Setup of run A:
==> flow/design.v (excerpt) <==
module top(
		input wire [31:0] opa,
		input wire [31:0] opb,
		input wire start,
		input wire rst,
		input wire clk,
		output reg done,
		output reg [31:0] result
);
reg [2:0] current_state;
reg [2:0] next_state;
reg [31:0] regopa;
reg [31:0] regopb;
reg [5:0] length_diff_reg;
wire [5:0] length_opa;
wire [5:0] length_opb;
wire [5:0] length_diff;
wire [31:0] length_in_opa;
wire [31:0] length_in_opb;
parameter IDLE = 3'd0;
parameter INPUT = 3'd1;
parameter ADJUDICATE = 3'd2;
parameter CAMP_SWITCH = 3'd3;
parameter ALIGN = 3'd4;
parameter ABSOLUTE = 3'd5;
parameter OUTPUT = 3'd6;
parameter ZEROS = 32'd0;
parameter ZEROS_C = 7'b0; 
always @(posedge clk or negedge rst) begin : proc_current_state
	if(~rst) begin
		current_state <= IDLE;
	end else begin
		current_state <= next_state ;
	end
end
always @ * begin : proc_next_state
	case (current_state)
		IDLE:begin 
			if(start == 1) 
				next_state <= INPUT;
			else 
				next_state <= IDLE;			
		end
		INPUT:next_state <= ADJUDICATE;
		ADJUDICATE:begin 
			if(regopa == regopb || regopa == 0 || regopb == 0) begin
				next_state <= OUTPUT;
			end
			else begin 
				next_state <= CAMP_SWITCH;
			end
		end
		CAMP_SWITCH:next_state <= ALIGN;
		ALIGN:next_state <= ABSOLUTE;
		ABSOLUTE:next_state <= ADJUDICATE;
		OUTPUT:begin 
			if(start == 1) 
				next_state <= INPUT;
			else 
				next_state <= IDLE;
		end
		default : next_state <= IDLE;
	endcase
end
always @(posedge clk or negedge rst) begin : proc_regopa
	if(~rst) begin
  ...
clock: 7.0 ns
lec_check: 0
cap_margin: 20
core_margin: 2
core_utilization: 42
cts_cluster_diameter: 322
cts_cluster_size: 91
hold_slack_margin: -0.08
place_density: 0.38
slew_margin: 20
tns_end_percent: 10
run.sh (not shown) runs the stock make flow with config.mk's settings and CLKGATE_MAP_FILE=.
Input-level comparison between run B and run A:
- a change of CORE_UTILIZATION from 42 to 66
- an added MAX_ROUTING_LAYER of met4
[summary]
No stage failed in run B, and the final checks on the layout all came back clean. Going from run A to run B, met2 track demand over resource grows by 19 points. Summary of run B over run A: via count of the first global-routing pass moved up, number of cells in the finished layout apart from fillers now smaller.
Input-level comparison between run C and run B:
- TNS_END_PERCENT removed (was 10)
- CORE_ASPECT_RATIO newly set to 1.14
- HOLD_SLACK_MARGIN removed (was -0.08)
- MAX_ROUTING_LAYER removed (was met4)
- ABC_AREA newly set to 1
- CAP_MARGIN changed from 20 to 10
- CELL_PAD_IN_SITES_DETAIL_PLACEMENT newly set to 2
- CTS_CLUSTER_DIAMETER removed (was 322)
- SLEW_MARGIN changed from 20 to 15
- CORE_UTILIZATION changed from 66 to 67
- PLACE_DENSITY changed from 0.38 to 0.47
==> results <==
Site row count, run C and run B, lower one = run B. Synthesized cell count was lower in the run labelled run B. In the metrics for run C and run B, the one carrying the higher average footprint of a synthesized cell is run B. Run C failed in 3_5_place_dp with DPL-0033.

top again, from the RTL that the note above started with.
clock: 6.26 ns
lec_check: 0
cap_margin: 20
core_margin: 2
core_utilization: 40
slew_margin: 20
Next try:
ABC_AREA = 1   (was not set)
CORE_ASPECT_RATIO = 1.38   (was not set)
CORE_UTILIZATION = 72   (was 40)
CTS_CLUSTER_SIZE = 10   (was not set)
HOLD_SLACK_MARGIN = 0.28   (was not set)
PLACE_DENSITY = 0.42   (was not set)
SETUP_SLACK_MARGIN = 0.25   (was not set)
TNS_END_PERCENT = 5   (was not set)
clock period = 2.71 ns   (was 6.26 ns; I/O delays follow)
What happened:
- With this change the flow aborted during 4_1_cts with DPL-0038
- die size goes down by 41%
- synthesized cell count goes up by 40%
- synthesized area goes up by 4.7%
Next try:
ABC_AREA = not set   (was 1)
CORE_ASPECT_RATIO = not set   (was 1.38)
CORE_UTILIZATION = 40   (was 72)
CTS_CLUSTER_SIZE = not set   (was 10)
HOLD_SLACK_MARGIN = not set   (was 0.28)
PLACE_DENSITY = not set   (was 0.42)
SETUP_SLACK_MARGIN = not set   (was 0.25)
TNS_END_PERCENT = not set   (was 5)
clock period = 7.0 ns   (was 2.71 ns; I/O delays follow)
What happened: This time the run completed with no timing, DRC or antenna violations. Die area rose by 70%. Area after synthesis went down by 4.5%. Synthesized cell count is lower by 28%.
Next try:
ABC_AREA = 1   (was not set)
CAP_MARGIN = 10   (was 20)
CELL_PAD_IN_SITES_DETAIL_PLACEMENT = 2   (was not set)
CELL_PAD_IN_SITES_GLOBAL_PLACEMENT = 1   (was not set)
CORE_ASPECT_RATIO = 1.14   (was not set)
CORE_UTILIZATION = 67   (was 40)
CTS_CLUSTER_SIZE = 91   (was not set)
PLACE_DENSITY = 0.47   (was not set)
SLEW_MARGIN = 0   (was 20)
After rerunning: This time the run ended with an error in 3_1_place_gp_skip_io; synthesized cell count came out higher by 40%; die size went down by about 37%; synthesized area went up by 4.7%.

The RTL this note starts from:
==> flow/design.v <==
module length (
	input wire [31:0] op,
	output wire [5:0] op_length
);
assign op_length = (op[31:16] == 16'd0)? 
						(
							(op[15:8] == 8'd0)?
								(
									(op[7:4] == 4'd0)?
									(
										(op[3:2] == 2'd0)?
											(
												(op[1] == 1'd0)?op[0]:6'd2
											)
											:
											(
												(op[3] == 1'd0)?6'd3:6'd4
											)
									)
									:
									(
										(op[7:6] == 2'd0)?
											(
												(op[5] == 1'd0)?6'd5:6'd6
											)
											:
											(
												(op[7] == 1'd0)?6'd7:6'd8
											)
									)
								)
								:
								(
									(op[15:12] == 4'd0)?
									(
										(op[11:10] == 2'd0)?
											(
												(op[9] == 1'd0)?6'd9:6'd10
											)
											:
											(
												(op[11] == 1'd0)?6'd11:6'd12
											)
									)
									:
									(
										(op[15:14] == 2'd0)?
											(
												(op[13] == 1'd0)?6'd13:6'd14
											)
											:
											(
												(op[15] == 1'd0)?6'd15:6'd16
											)
									)
								) 
						)
						: 
						(
								(op[31:24] == 8'd0)?
								(
									(op[23:20] == 4'd0)?
									(
										(op[19:18] == 2'd0)?
											(
												(op[17] == 1'd0)?6'd17:6'd18
											)
											:
											(
												(op[19] == 1'd0)?6'd19:6'd20
											)
									)
									:
									(
										(op[23:22] == 2'd0)?
											(
												(op[21] == 1'd0)?6'd21:6'd22
											)
											:
											(
												(op[23] == 1'd0)?6'd23:6'd24
											)
									)
								)
								:
								(
									(op[31:28] == 4'd0)?
									(
										(op[27:26] == 2'd0)?
											(
												(op[25] == 1'd0)?6'd25:6'd26
											)
											:
											(
												(op[27] == 1'd0)?6'd27:6'd28
											)
									)
									:
									(
										(op[31:30] == 2'd0)?
											(
												(op[29] == 1'd0)?6'd29:6'd30
											)
											:
											(
												(op[31] == 1'd0)?6'd31:6'd32
											)
									)
								) 
						) ;
endmodule
module top(
		input wire [31:0] opa,
		input wire [31:0] opb,
		input wire start,
		input wire rst,
		input wire clk,
		output reg done,
		output reg [31:0] result
);
reg [2:0] current_state;
reg [2:0] next_state;
reg [31:0] regopa;
reg [31:0] regopb;
reg [5:0] length_diff_reg;
wire [5:0] length_opa;
wire [5:0] length_opb;
wire [5:0] length_diff;
wire [31:0] length_in_opa;
wire [31:0] length_in_opb;
parameter IDLE = 3'd0;
parameter INPUT = 3'd1;
parameter ADJUDICATE = 3'd2;
parameter CAMP_SWITCH = 3'd3;
parameter ALIGN = 3'd4;
parameter ABSOLUTE = 3'd5;
parameter OUTPUT = 3'd6;
parameter ZEROS = 32'd0;
parameter ZEROS_C = 7'b0; 
always @(posedge clk or negedge rst) begin : proc_current_state
	if(~rst) begin
		current_state <= IDLE;
	end else begin
		current_state <= next_state ;
	end
end
always @ * begin : proc_next_state
	case (current_state)
		IDLE:begin 
			if(start == 1) 
				next_state <= INPUT;
			else 
				next_state <= IDLE;			
		end
		INPUT:next_state <= ADJUDICATE;
		ADJUDICATE:begin 
			if(regopa == regopb || regopa == 0 || regopb == 0) begin
				next_state <= OUTPUT;
			end
			else begin 
				next_state <= CAMP_SWITCH;
			end
		end
		CAMP_SWITCH:next_state <= ALIGN;
		ALIGN:next_state <= ABSOLUTE;
		ABSOLUTE:next_state <= ADJUDICATE;
		OUTPUT:begin 
			if(start == 1) 
				next_state <= INPUT;
			else 
				next_state <= IDLE;
		end
		default : next_state <= IDLE;
	endcase
end
always @(posedge clk or negedge rst) begin : proc_regopa
	if(~rst) begin
		regopa <= ZEROS;
	end else begin
		case (next_state)
			IDLE:regopa <= ZEROS;
			INPUT:regopa <= opa;
			ADJUDICATE:regopa <= regopa;
			CAMP_SWITCH:begin 
				if(regopa < regopb) begin
					regopa <= regopb;
				end
				else begin 
					regopa <= regopa;
				end
			end
			ALIGN:regopa <= regopa;
			ABSOLUTE:begin 
				if (regopa >= regopb ) begin 
					regopa <= regopa - regopb;
				end
				else begin 
					regopa <= regopb - regopa;
				end
			end		
			default :regopa <= regopa;
		endcase		
	end
end
always @(posedge clk or negedge rst) begin : proc_regopb
	if(~rst) begin
		regopb <= ZEROS;
	end else begin
		case (next_state)
			IDLE:regopb <= ZEROS;
			INPUT:regopb <= opb;
			ADJUDICATE:regopb <= regopb;
			CAMP_SWITCH:begin 
				if(regopa < regopb) begin
					regopb <= regopa <<< length_diff;
				end
				else begin 
					regopb <= regopb <<< length_diff;
				end
			end
			ALIGN:regopb <= regopb ;
			ABSOLUTE:regopb <= regopb >>> length_diff_reg;
			default:regopb <= regopb;
		endcase		
	end
end
assign length_in_opa = regopa;
assign length_in_opb = regopb;
length cal_opa_length(.op(length_in_opa), .op_length(length_opa));
length cal_opp_length(.op(length_in_opb), .op_length(length_opb));
assign length_diff = (length_opa >= length_opb)? (length_opa - length_opb):(length_opb - length_opa);
always @(posedge clk or negedge rst) begin : proc_length_diff_reg
	if(~rst) begin
		length_diff_reg <= 0;
	end else begin
		case (next_state)
			CAMP_SWITCH:begin 
				length_diff_reg <= length_diff;
			end
			default : length_diff_reg <= length_diff_reg;
		endcase
	end
end
always @(posedge clk or negedge rst) begin : proc_result
	if(~rst) begin
		result <= ZEROS;
	end else begin
		case (next_state)
			OUTPUT:begin 
				if(regopa == regopb) begin 
					result <= regopa ;
				end
				else if (regopa == 0 ) begin
					result <=  regopb ;
				end
				else begin 
					result <= regopa ;
				end
			end
			default : begin 
				result <= result;
			end
		endcase
	end
end
always @(posedge clk or negedge rst) begin : proc_done
	if(~rst) begin
		done <= 1'b0;
	end else begin
		case (next_state)
			OUTPUT: begin 
				done <= 1'b1;
			end
			default : done <= 1'b0;
		endcase
	end
end
endmodule  
export LEC_CHECK = 0
export ABC_AREA = 1
export CAP_MARGIN = 15
export CORE_MARGIN = 2
export CORE_UTILIZATION = 40
export SLEW_MARGIN = 15
create_clock -name core_clock -period 7.0 [get_ports {clk}]
The baseline finished clean.
Rerun with:
CAP_MARGIN = 20   (was 15)
CORE_UTILIZATION = 72   (was 40)
PLACE_DENSITY = 0.42   (was unset)
SLEW_MARGIN = 20   (was 15)
clock period = 2.78 ns   (was 7.0 ns; I/O delays follow)
The changed run failed in clock tree synthesis, error DPL-0038.
Synthesized cell count stays the same.
Area after synthesis stays the same.
Die size goes down by well over a third.
Rerun with:
ABC_AREA = unset   (was 1)
CELL_PAD_IN_SITES_GLOBAL_PLACEMENT = 1   (was unset)
CORE_UTILIZATION = 40   (was 72)
PLACE_DENSITY = unset   (was 0.42)
TNS_END_PERCENT = 95   (was unset)
clock period = 7.0 ns   (was 2.78 ns; I/O delays follow)
=> This time the run finished with timing, DRC and antenna clean. Area after synthesis fell by 4.5%. Die area rose by 70%. Synthesized cell count fell by 28%.
Rerun with:
ABC_AREA = 1   (was unset)
CELL_PAD_IN_SITES_GLOBAL_PLACEMENT = unset   (was 1)
CORE_UTILIZATION = 72   (was 40)
CTS_CLUSTER_DIAMETER = 154   (was unset)
CTS_CLUSTER_SIZE = 10   (was unset)
PLACE_DENSITY = 0.42   (was unset)
SETUP_SLACK_MARGIN = 0.35   (was unset)
TNS_END_PERCENT = unset   (was 95)
clock period = 2.78 ns   (was 7.0 ns; I/O delays follow)
With this change the flow aborted during clock tree synthesis.
Die area falls by 41%.
Synthesized area rises by 4.7%.
Synthesized cell count rises by 40%.
Rerun with:
CORE_ASPECT_RATIO = 1.74   (was unset)
CTS_CLUSTER_DIAMETER = 393   (was 154)
CTS_CLUSTER_SIZE = 98   (was 10)
PLACE_DENSITY = unset   (was 0.42)
PLACE_DENSITY_LB_ADDON = 0.08   (was unset)
SETUP_SLACK_MARGIN = 0.8   (was 0.35)
clock period = 2.72 ns   (was 2.78 ns; I/O delays follow)
Effect: The changed run did not get past clock tree synthesis; synthesized cell count does not change; synthesized area is unchanged; die size hardly moves.
